==> flow/design.v (excerpt) <==
module vedic_mult8_reg (
  input  wire        clk,
  input  wire [7:0]  a,
  input  wire [7:0]  b,
  output reg  [15:0] p
);
export LEC_CHECK = 0
export ABC_AREA = 1
export CAP_MARGIN = 20
export CORE_MARGIN = 2
export CORE_UTILIZATION = 40
export MAX_ROUTING_LAYER = met4
export MIN_ROUTING_LAYER = met2
export SETUP_SLACK_MARGIN = -0.29
export SLEW_MARGIN = 10
export TNS_END_PERCENT = 45
create_clock -name core_clock -period 4.99 [get_ports {clk}]
run.sh (not shown) runs the stock make flow with config.mk's settings and CLKGATE_MAP_FILE=.
==> next run, changes <==
ABC_AREA = unset   (was 1)
CORE_UTILIZATION = 21   (was 40)
MAX_ROUTING_LAYER = unset   (was met4)
MIN_ROUTING_LAYER = unset   (was met2)
SETUP_SLACK_MARGIN = unset   (was -0.29)
SLEW_MARGIN = 20   (was 10)
TNS_END_PERCENT = unset   (was 45)
clock period = 4.95 ns   (was 4.99 ns; I/O delays follow)
Outcome:
- The new run completed and failed the layout checks on negative setup slack
- sequential share of layout area went down by 1.4 points
- synthesized area went down by a few percent
- total power went up by a quarter to a third
- sequential power barely changes
- core utilization went down by 20 points
- setup slack is worse by 0.15 ns
==> next run, changes <==
CORE_UTILIZATION = 57   (was 21)
SETUP_SLACK_MARGIN = 0.9   (was unset)
clock period = 3.41 ns   (was 4.95 ns; I/O delays follow)
=> The new run produced a layout that fails on negative setup slack; worst setup slack got worse by 1.4 ns; die size went down by 62%; maximum frequency went up by 2.8%; routed wire length shrinks by 1.5%; design area rises by 2.7%; sequential share of layout area fell by 0.16 points; total power rises by 49%.

* * *

build 64:
Starting RTL as in the previous note.
clock: 4.68 ns
lec_check: 0
cap_margin: 35
core_margin: 2
core_utilization: 68
cts_cluster_diameter: 85
gpl_routability_driven: 1
gpl_timing_driven: 1
hold_slack_margin: -0.06
setup_slack_margin: -0.09
slew_margin: 20
In build 64 the implementation completed, yet the final layout does not meet the checks, the culprit being setup timing.
## Diff of input files: build 66 against build 64
- setting ABC_AREA to 0 for the first time
- removing CTS_CLUSTER_DIAMETER (formerly 85)
- removing GPL_TIMING_DRIVEN (formerly 1)
- changing SETUP_SLACK_MARGIN from -0.09 to 1.17
- changing CORE_UTILIZATION from 68 to 66
- removing HOLD_SLACK_MARGIN (formerly -0.06)
- removing GPL_ROUTABILITY_DRIVEN (formerly 1)
- changing the clock period (ns, I/O delays scaled along) from 4.68 to 4.4
==> results <==
As the logs show, build 66 stopped at global routing (5_1_grt) after a tool error, so it never reached the end of the flow. Final RePlAce weighted congestion ended up 0.0073 lower on build 66 than on build 64. Build 66 reports a higher count of placed standard cells including taps than build 64 does. Relative to build 64, placed standard-cell area has gone up in build 66. Diff build 64 -> build 66: overall chip area climbed 150 sq um, chip area from the yosys synthesis statistics has remained practically unchanged, post-cts resize count down 28.
What build 33 does differently from build 66 at the input level:
- setting CTS_CLUSTER_SIZE to 14 for the first time
- changing CORE_UTILIZATION from 66 to 72
- changing ABC_AREA from 0 to 1
- setting CTS_CLUSTER_DIAMETER to 221 for the first time
- changing SETUP_SLACK_MARGIN from 1.17 to -0.32
==> comparison <==
- Build 33 never completed; the flow aborted with a tool error in global routing (5_1_grt).
- Relative to build 66, the cell area after synthesis measured on build 33 has increased by a few percent.
- Build 33 ends up with a post-synthesis share of cell area spent on xor and xnor gates that is 0.89 points lower than in build 66.
- As far as count of flip-flops with a built-in enable after synthesis goes, build 33 and build 66 are indistinguishable; the numbers are identical.
- From build 66 to build 33 the numbers moved as follows: placed wire-length estimate after detailed placement went up by 7.4%, and-or/or-and share of the synthesized area shows a reduction of 5.4 points, simple-gate share of the synthesized area climbed 1.2 points, number of standard cells after synthesis saw an increase, number of resized instances in the post-cts repair step saw an increase.
- Synthesized area per cell, build 33 and build 66, lower one = build 33.
- What build 66 reported for number of distinct library cells after synthesis has to be multiplied by 0.71 to get the figure for build 33.
- Area of the synthesized netlist per yosys stat in build 33 vs build 66: up 190 sq um
Input changes introduced in build 5 (baseline for comparison: build 33):
- ABC_AREA removed (was 1)
- CAP_MARGIN changed from 35 to 10
- CTS_CLUSTER_DIAMETER removed (was 221)
- SETUP_SLACK_MARGIN removed (was -0.32)
- CTS_CLUSTER_SIZE changed from 14 to 15
- the clock period (ns, I/O delays scaled along) changed from 4.4 to 2.54
### Flow results
Build 5 never completed, since it errored out during detailed placement (3_5_place_dp).
Lower core utilization before placement was reported by build 33, not build 5.
[build 5 vs build 33] post-synthesis share of cell area spent on xor and xnor gates: higher in build 5
Build 5: area share of and-or/or-and cells after synthesis 5.4 points above build 33
Note that the post-synthesis chip area from yosys recorded for build 5 amounts to 0.945 times the value seen in build 33.

* * *

Setup of violet:
Starting RTL as in the previous note.
==> flow/design.v (excerpt) <==
module vedic_mult8_reg (
  input  wire        clk,
  input  wire [7:0]  a,
  input  wire [7:0]  b,
  output reg  [15:0] p
);
clock: 3.42 ns
lec_check: 0
cap_margin: 25
core_margin: 5
core_utilization: 17
cts_cluster_diameter: 278
gpl_routability_driven: 0
gpl_timing_driven: 0
hold_slack_margin: 0.04
max_routing_layer: met4
slew_margin: 20
Although violet finished all stages, its layout failed final checks on negative setup slack.
Modified inputs, maple compared to violet
- removing GPL_ROUTABILITY_DRIVEN (formerly 0)
- removing HOLD_SLACK_MARGIN (formerly 0.04)
- removing GPL_TIMING_DRIVEN (formerly 0)
- changing CORE_MARGIN from 5 to 2
- changing CAP_MARGIN from 25 to 20
- changing CORE_UTILIZATION from 17 to 64
- removing CTS_CLUSTER_DIAMETER (formerly 278)
- removing MAX_ROUTING_LAYER (formerly met4)
- changing the clock period (ns, I/O delays scaled along) from 3.42 to 3.44
Results
Status for violet and maple: no clean run. maple got as far as global routing (5_1_grt), where a tool error ended the run. [violet] flow finished | final checks: failed | reasons: negative setup slack. For die area, dividing the value from maple by the value from violet gives 0.26. Against violet, maple comes in 121 lower on cell total after placement. Comparing maple with violet, the synthesized cell area came out essentially unchanged.

* * *

== build 60 ==
Starting RTL as in the previous note.
export LEC_CHECK = 0
export CAP_MARGIN = 35
export CORE_MARGIN = 2
export CORE_UTILIZATION = 72
export CTS_CLUSTER_DIAMETER = 217
export CTS_CLUSTER_SIZE = 40
export GPL_ROUTABILITY_DRIVEN = 1
export GPL_TIMING_DRIVEN = 1
export HOLD_SLACK_MARGIN = 0.04
export SETUP_SLACK_MARGIN = -0.09
export SLEW_MARGIN = 20
create_clock -name core_clock -period 1.97 [get_ports {clk}]
Build 60 did not finish: a tool error stopped it during detailed placement (3_5_place_dp).
### build 60 -> build 84
-- flow/config.mk --
<<< build 60, line 10
export CORE_UTILIZATION = 72
export CTS_CLUSTER_DIAMETER = 217
export CTS_CLUSTER_SIZE = 40
>>> build 84, line 10
export CORE_UTILIZATION = 68
export CTS_CLUSTER_DIAMETER = 90
<<< build 60, line 15
export HOLD_SLACK_MARGIN = 0.04
>>> build 84, line 14
export HOLD_SLACK_MARGIN = -0.08
==> flow/constraint.sdc <==
create_clock -name core_clock -period 4.68 [get_ports {clk}]
set_input_delay 0.9360 -clock core_clock [delete_from_list [all_inputs] [get_ports {clk}]]
set_output_delay 0.9360 -clock core_clock [all_outputs]
set_load 0.01 [all_outputs]
[summary]
Build 84 completed end to end; final checks failed (negative setup slack). Build 84 vs. build 60: number of distinct standard cells referenced by the synthesized netlist saw little to no change, yosys stat chip area level, core box area went up 310 sq um, floorplan row count increased by 1 relative to the old numbers, area after synthesis held. Reported for build 60 and build 84, aoi/oai-family share of the synthesized area turned out identical to the last digit. Final RePlAce weighted congestion (lower): build 60. Build 84 ended up with a higher horizontal die dimension than build 60 did. Row vertical die size: build 84 higher / build 60 lower. Build 84 vs build 60 — floorplan core density dropped 4.9 points. Of build 60 and build 84, the run reporting the higher die size was build 84.
### build 84 -> build 7
-- flow/config.mk --
<<< build 84, line 8
export CAP_MARGIN = 35
>>> build 7, line 8
export CAP_MARGIN = 20
<<< build 84, line 10
export CORE_UTILIZATION = 68
export CTS_CLUSTER_DIAMETER = 90
export GPL_ROUTABILITY_DRIVEN = 1
export GPL_TIMING_DRIVEN = 1
export HOLD_SLACK_MARGIN = -0.08
export SETUP_SLACK_MARGIN = -0.09
>>> build 7, line 10
export CORE_UTILIZATION = 62
==> flow/constraint.sdc <==
create_clock -name core_clock -period 4.58 [get_ports {clk}]
set_input_delay 0.9160 -clock core_clock [delete_from_list [all_inputs] [get_ports {clk}]]
set_output_delay 0.9160 -clock core_clock [all_outputs]
set_load 0.01 [all_outputs]
Results
Re clock share of power: build 7 is 0.2 points down on build 84. Multi-input gate area in the final layout delta (build 7 -> build 84): insignificant. Compared with build 84, build 7 shows a higher setup slack. No crash in build 7: every stage finished, but the layout fails its final checks due to negative setup slack. Summary of build 7 over build 84: cell-internal power has decreased, final wirelength fell about 30%, total negative setup slack increased by 1.36 ns relative to the old numbers, cell area saw a decrease, first-pass GRT wire length down about 14%.
### build 7 -> build 15
-- flow/config.mk --
<<< build 7, line 10
export CORE_UTILIZATION = 62
>>> build 15, line 10
export CORE_UTILIZATION = 40
==> flow/constraint.sdc <==
create_clock -name core_clock -period 4.95 [get_ports {clk}]
set_input_delay 0.9900 -clock core_clock [delete_from_list [all_inputs] [get_ports {clk}]]
set_output_delay 0.9900 -clock core_clock [all_outputs]
set_load 0.01 [all_outputs]
Findings:
Summary of build 7 and build 15: one run falls short of a clean finish, namely build 7. Worst-margin pin slew was higher in the run labelled build 7. In the flow results for build 7 and build 15, the proportion of power drawn by combinational gates is larger on build 7. Diff build 7..build 15 | maximum clock path buffer count | unchanged. [compare] base=build 7 new=build 15: share of the clock period used by the worst path after layout decreased 7.8 points; reported clock group power went up; number of global-route vias before repair went down; wire length down about 18%. [compare] base=build 7 new=build 15: cell area now smaller, layout-stage area growth over the synthesis result now smaller.
Modified inputs, build 25 compared to build 15
-- flow/config.mk --
<<< build 15, line 8
>>> build 25, line 8
export ABC_AREA = 1
<<< build 15, line 11
>>> build 25, line 12
export GPL_ROUTABILITY_DRIVEN = 0
export GPL_TIMING_DRIVEN = 0
==> flow/constraint.sdc <==
create_clock -name core_clock -period 5.1 [get_ports {clk}]
set_input_delay 1.0200 -clock core_clock [delete_from_list [all_inputs] [get_ports {clk}]]
set_output_delay 1.0200 -clock core_clock [all_outputs]
set_load 0.01 [all_outputs]
--- outcome ---
Build 15 → build 25: number of multi-input combinational cells in the layout saw an increase; signal arrival time at the worst endpoint fell by 0.07 ns; worst hold slack shrank by 0.040 ns; area after synthesis rose by 5.9%; clock network power share +2.4 points.
The setup slack of build 25 is larger than that of build 15.
Diff build 15 -> build 25: clock-buffer cell count went up 1, wire length lower.
p[15]$_DFF_P_ as the destination of the critical timing path was reported by build 25, and p[12]$_DFF_P_ by build 15.
Total global routing track utilization ended up 1.9 points lower on build 25 than on build 15.

* * *

vedic_mult8_reg again, from the RTL that the note above started with.
make LEC_CHECK=0 ABC_AREA=1 CAP_MARGIN=0 CORE_MARGIN=7 CORE_UTILIZATION=53 CTS_CLUSTER_DIAMETER=331 CTS_CLUSTER_SIZE=100 GPL_ROUTABILITY_DRIVEN=1 GPL_TIMING_DRIVEN=0 SETUP_SLACK_MARGIN=-0.34 SLEW_MARGIN=20 TNS_END_PERCENT=35 finish   # period 3.42 ns
The starting point finished but fails on setup timing.
Rerun with:
Settings changed: ABC_AREA 1 to unset, CAP_MARGIN 0 to 20, CORE_MARGIN 7 to 2, CORE_UTILIZATION 53 to 65, CTS_CLUSTER_DIAMETER 331 to unset, CTS_CLUSTER_SIZE 100 to unset, GPL_ROUTABILITY_DRIVEN 1 to unset, GPL_TIMING_DRIVEN 0 to unset, SETUP_SLACK_MARGIN -0.34 to unset, TNS_END_PERCENT 35 to unset.
Clock period 3.42 ns to 2.54 ns, I/O delays scaled along.
What happened: The changed run failed in global routing (GRT-0232). Die size decreases by 38%. Area after synthesis fell by 5.5%. Synthesized cell count goes down by 24%.
Rerun with:
Settings changed: CORE_UTILIZATION 65 to 40.
Clock period 2.54 ns to 5.1 ns, I/O delays scaled along.
The changed run produced a clean layout.
Die size climbs by 59%.
Area after synthesis is unchanged.
Synthesized cell count is unchanged.
Rerun with:
Settings changed: ABC_AREA set to 1, CORE_ASPECT_RATIO set to 0.5, CTS_CLUSTER_DIAMETER set to 310, CTS_CLUSTER_SIZE set to 87, PLACE_DENSITY set to 0.37, TNS_END_PERCENT set to 5.
Outcome: Worst hold slack degrades by 0.048 ns. Die size rises by 6.1%. Via count came out higher by 9.9%. Sequential power went up by about 1%. Routed wire length went up by 3.6%. First-iteration DRC count climbs by 54%. Worst setup slack is better by 0.12 ns. Total power falls by 4.3%. Core utilization decreases by 1.9 points.

* * *

The RTL this note starts from:
==> flow/design.v <==
module vedic_mult8_reg (
  input  wire        clk,
  input  wire [7:0]  a,
  input  wire [7:0]  b,
  output reg  [15:0] p
);
  reg  [7:0]  a_q, b_q;
  wire [15:0] prod;
  bit_8_vedic u_mult (.in1(a_q), .in2(b_q), .out(prod));
  always @(posedge clk) begin
    a_q <= a;
    b_q <= b;
    p   <= prod;
  end
endmodule

`timescale 1ns / 1ps
module bit_2_vedic(in1,in2,out);
input [1:0] in1,in2;
output [3:0] out;
wire pp1,pp2,pp3,pp4;
assign pp1=in1[0]&in2[0];
assign pp2=in1[1]&in2[0];
assign pp3=in1[0]&in2[1];
assign pp4=in1[1]&in2[1];
assign out=pp1+{pp2,1'b0}+{pp3,1'b0}+{pp4,2'b00};
endmodule
`timescale 1ns / 1ps
module bit_4_vedic(in1,in2,out);
input [3:0] in1,in2;
output [7:0] out;
wire [3:0] pp1,pp2,pp3,pp4;
bit_2_vedic b1(in1[1:0],in2[1:0],pp1);
bit_2_vedic b2(in1[1:0],in2[3:2],pp2);
bit_2_vedic b3(in1[3:2],in2[1:0],pp3);
bit_2_vedic b4(in1[3:2],in2[3:2],pp4);
assign out=pp1+{pp2,2'b00}+{pp3,2'b00}+{pp4,4'b0000};
endmodule
`timescale 1ns / 1ps
module bit_8_vedic(in1,in2,out);
input [7:0] in1,in2;
output [15:0] out;
wire [7:0] pp1,pp2,pp3,pp4;
bit_4_vedic a1(in1[3:0],in2[3:0],pp1);
bit_4_vedic a2(in1[3:0],in2[7:4],pp2);
bit_4_vedic a3(in1[7:4],in2[3:0],pp3);
bit_4_vedic a4(in1[7:4],in2[7:4],pp4);
assign out=pp1+{pp2,4'b0000}+{pp3,4'b0000}+{pp4,8'b00000000};
endmodule
==> flow/config.mk <==
export PLATFORM = sky130hd
export DESIGN_NAME = vedic_mult8_reg
export DESIGN_NICKNAME = vedic_mult8_reg
export VERILOG_FILES = /design/flow/design.v
export SDC_FILE = /design/flow/constraint.sdc
export NUM_CORES = 4
export LEC_CHECK = 0
export ABC_AREA = 1
export CAP_MARGIN = 40
export CORE_MARGIN = 2
export CORE_UTILIZATION = 72
export CTS_CLUSTER_DIAMETER = 374
export CTS_CLUSTER_SIZE = 99
export PLACE_DENSITY = 0.38
export SETUP_SLACK_MARGIN = 0.23
export SLEW_MARGIN = 20
export TNS_END_PERCENT = 15
==> flow/constraint.sdc <==
create_clock -name core_clock -period 3.11 [get_ports {clk}]
set_input_delay 0.6220 -clock core_clock [delete_from_list [all_inputs] [get_ports {clk}]]
set_output_delay 0.6220 -clock core_clock [all_outputs]
set_load 0.01 [all_outputs]
The baseline failed in global routing (5_1_grt) with GRT-0116.
Change:
--- a/flow/config.mk
+++ b/flow/config.mk
@@ -8,2 +8 @@
-export ABC_AREA = 1
-export CAP_MARGIN = 40
+export CAP_MARGIN = 0
@@ -12,4 +11,2 @@
-export CTS_CLUSTER_DIAMETER = 374
-export CTS_CLUSTER_SIZE = 99
-export PLACE_DENSITY = 0.38
-export SETUP_SLACK_MARGIN = 0.23
+export CTS_CLUSTER_DIAMETER = 95
+export SETUP_SLACK_MARGIN = -0.31
@@ -17 +13,0 @@
-export TNS_END_PERCENT = 15
==> flow/constraint.sdc (replaced) <==
create_clock -name core_clock -period 4.66 [get_ports {clk}]
set_input_delay 0.9320 -clock core_clock [delete_from_list [all_inputs] [get_ports {clk}]]
set_output_delay 0.9320 -clock core_clock [all_outputs]
set_load 0.01 [all_outputs]
The changed run stopped in global routing (5_1_grt) (GRT-0232).
Die area shrinks by a few percent.
Synthesized cell count goes down by a quarter to a third.
Synthesized area fell by a few percent.
No activity file was given, so power comes from the tool's default toggle rates.
